## run A
Design uart, start of the top module:
module uart #(
    parameter DATA_WIDTH = 8,
    parameter FIFO_DEPTH = 16
) (
    input  logic        clk_i,        
    input  logic        rst_ni,       
    input  logic        stb_i,        
    input  logic [ 1:0] adr_i,        
    input  logic [ 3:0] byte_sel_i,   
    input  logic        we_i,         
    input  logic [31:0] dat_i,        
    output logic [31:0] dat_o,        
    input  logic        uart_rx_i,    
    output logic        uart_tx_o     
);
For scale: roughly 1,200 cells after synthesis, ~390 flip-flops.
Settings: LEC_CHECK=0, CAP_MARGIN=0, CELL_PAD_IN_SITES_GLOBAL_PLACEMENT=2, CORE_ASPECT_RATIO=0.81, CORE_MARGIN=2, CORE_UTILIZATION=40, CTS_CLUSTER_DIAMETER=69, CTS_CLUSTER_SIZE=50, GPL_TIMING_DRIVEN=0, HOLD_SLACK_MARGIN=-0.02, MIN_ROUTING_LAYER=met1, SETUP_SLACK_MARGIN=1.93, SLEW_MARGIN=5, TNS_END_PERCENT=15; clock period 10.0 ns.
run.sh (not shown) runs the stock make flow with config.mk's settings and CLKGATE_MAP_FILE=.
--- input diff run A..run B ---
# run A
export LEC_CHECK = 0
export CAP_MARGIN = 0
export CELL_PAD_IN_SITES_GLOBAL_PLACEMENT = 2
export CORE_ASPECT_RATIO = 0.81
export CORE_MARGIN = 2
export CORE_UTILIZATION = 40
export CTS_CLUSTER_DIAMETER = 69
export CTS_CLUSTER_SIZE = 50
export GPL_TIMING_DRIVEN = 0
export HOLD_SLACK_MARGIN = -0.02
export MIN_ROUTING_LAYER = met1
export SETUP_SLACK_MARGIN = 1.93
export SLEW_MARGIN = 5
export TNS_END_PERCENT = 15
create_clock -name core_clock -period 10.0 [get_ports {clk_i}]
# run B
export LEC_CHECK = 0
export ABC_AREA = 1
export CAP_MARGIN = 0
export CORE_MARGIN = 2
export CORE_UTILIZATION = 69
export CTS_CLUSTER_DIAMETER = 123
export MIN_ROUTING_LAYER = met1
export PLACE_DENSITY_LB_ADDON = 0.07
export SETUP_SLACK_MARGIN = 0.39
export SLEW_MARGIN = 20
create_clock -name core_clock -period 2.57 [get_ports {clk_i}]
==> results <==
- Going from run A to run B, normalized max-slew margin now sits higher; total stage count of the critical path now sits higher.
- Run B ended up with a higher sequential power than run A did.
- The area growth from synthesis to layout of run B exceeds that of run A by 6.2 points.
Changes in run C relative to run B:
# run B
export LEC_CHECK = 0
export ABC_AREA = 1
export CAP_MARGIN = 0
export CORE_MARGIN = 2
export CORE_UTILIZATION = 69
export CTS_CLUSTER_DIAMETER = 123
export MIN_ROUTING_LAYER = met1
export PLACE_DENSITY_LB_ADDON = 0.07
export SETUP_SLACK_MARGIN = 0.39
export SLEW_MARGIN = 20
create_clock -name core_clock -period 2.57 [get_ports {clk_i}]
# run C
export LEC_CHECK = 0
export ABC_AREA = 1
export CAP_MARGIN = 0
export CORE_MARGIN = 2
export CORE_UTILIZATION = 72
export CTS_CLUSTER_DIAMETER = 178
export CTS_CLUSTER_SIZE = 15
export GPL_ROUTABILITY_DRIVEN = 0
export MIN_ROUTING_LAYER = met1
export PLACE_DENSITY_LB_ADDON = 0.07
export SETUP_SLACK_MARGIN = 0.75
export SLEW_MARGIN = 20
create_clock -name core_clock -period 2.57 [get_ports {clk_i}]
==> results <==
- Compared with run B, run C shows critical path depth lower by 1.
- Going from run B to run C, area used by multi-input combinational logic grew by a little under 10%.
- On run C: post-CTS setup-driven buffer insertion count is 22% higher than what run B gave.
- Run C vs. run B: ratio of final minimum period to clock period went up by 2.7 points.
- Lower routing usage on met1 was reported by run B, not run C.

========
== v27 ==
uart again, from the RTL that the note above started with.
clock: 4.57 ns
lec_check: 0
abc_area: 1
cap_margin: 25
cell_pad_in_sites_global_placement: 0
core_aspect_ratio: 0.57
core_margin: 2
core_utilization: 22
cts_cluster_diameter: 215
gpl_routability_driven: 0
gpl_timing_driven: 1
max_routing_layer: met4
min_routing_layer: met2
place_density_lb_addon: 0.07
setup_slack_margin: 0.77
slew_margin: 20
tns_end_percent: 15
Layout checks on v27: not met. Flow itself completed; violations: DRC.
[inputs] v14 vs v27
# v27
export LEC_CHECK = 0
export ABC_AREA = 1
export CAP_MARGIN = 25
export CELL_PAD_IN_SITES_GLOBAL_PLACEMENT = 0
export CORE_ASPECT_RATIO = 0.57
export CORE_MARGIN = 2
export CORE_UTILIZATION = 22
export CTS_CLUSTER_DIAMETER = 215
export GPL_ROUTABILITY_DRIVEN = 0
export GPL_TIMING_DRIVEN = 1
export MAX_ROUTING_LAYER = met4
export MIN_ROUTING_LAYER = met2
export PLACE_DENSITY_LB_ADDON = 0.07
export SETUP_SLACK_MARGIN = 0.77
export SLEW_MARGIN = 20
export TNS_END_PERCENT = 15
create_clock -name core_clock -period 4.57 [get_ports {clk_i}]
# v14
export LEC_CHECK = 0
export ABC_AREA = 1
export CAP_MARGIN = 25
export CELL_PAD_IN_SITES_GLOBAL_PLACEMENT = 0
export CORE_ASPECT_RATIO = 0.57
export CORE_MARGIN = 2
export CORE_UTILIZATION = 22
export CTS_CLUSTER_DIAMETER = 215
export GPL_ROUTABILITY_DRIVEN = 0
export GPL_TIMING_DRIVEN = 1
export MAX_ROUTING_LAYER = met4
export MIN_ROUTING_LAYER = met1
export PLACE_DENSITY_LB_ADDON = 0.07
export SETUP_SLACK_MARGIN = 0.77
export SLEW_MARGIN = 20
export TNS_END_PERCENT = 15
create_clock -name core_clock -period 4.57 [get_ports {clk_i}]
- v14: done, clean on timing, DRC and antenna
- Changes observed in v14 relative to v27: synthesis-to-layout area growth decreased 0.31 points, total met2 wirelength after detailed routing now sits lower, areal power density over the cells decreased by about 1% relative to the old numbers, overall power of the completed layout shrank by about 1.3%.
- When v14 is measured against v27, its final period demand of the worst path turns out 0.10 ns lower.
- As of v14, first-iteration DRC count had fallen by more than a quarter compared to v27.
--- input diff v14..v59 ---
# v14
export LEC_CHECK = 0
export ABC_AREA = 1
export CAP_MARGIN = 25
export CELL_PAD_IN_SITES_GLOBAL_PLACEMENT = 0
export CORE_ASPECT_RATIO = 0.57
export CORE_MARGIN = 2
export CORE_UTILIZATION = 22
export CTS_CLUSTER_DIAMETER = 215
export GPL_ROUTABILITY_DRIVEN = 0
export GPL_TIMING_DRIVEN = 1
export MAX_ROUTING_LAYER = met4
export MIN_ROUTING_LAYER = met1
export PLACE_DENSITY_LB_ADDON = 0.07
export SETUP_SLACK_MARGIN = 0.77
export SLEW_MARGIN = 20
export TNS_END_PERCENT = 15
create_clock -name core_clock -period 4.57 [get_ports {clk_i}]
# v59
export LEC_CHECK = 0
export ABC_AREA = 1
export CAP_MARGIN = 0
export CORE_MARGIN = 2
export CORE_UTILIZATION = 72
export CTS_CLUSTER_DIAMETER = 38
export CTS_CLUSTER_SIZE = 13
export MIN_ROUTING_LAYER = met1
export PLACE_DENSITY_LB_ADDON = 0.07
export SETUP_SLACK_MARGIN = 0.39
export SLEW_MARGIN = 20
create_clock -name core_clock -period 2.57 [get_ports {clk_i}]
==> comparison <==
Compared with v14, in v59 first-iteration DRC count +1,153; core utilization increased by 61 points relative to the old numbers; total chip power rose 7.3 mW.
[diff] worst setup slack before clock tree synthesis, v59 relative to v14: regression
Post-layout period usage of the worst path for v59: 21 points up relative to v14
In the metrics for v14 and v59, the one carrying the lower count of cells resized by post-cts repair is v14.
Per the comparison of v59 with v14, vias after detailed routing increased 1,598, sequential share of layout area down 0.71 points, first-pass GRT wire length lost 20%, global-route usage went up 19 points.
Power figures rest on the tool's default switching activity, not on a simulated workload.
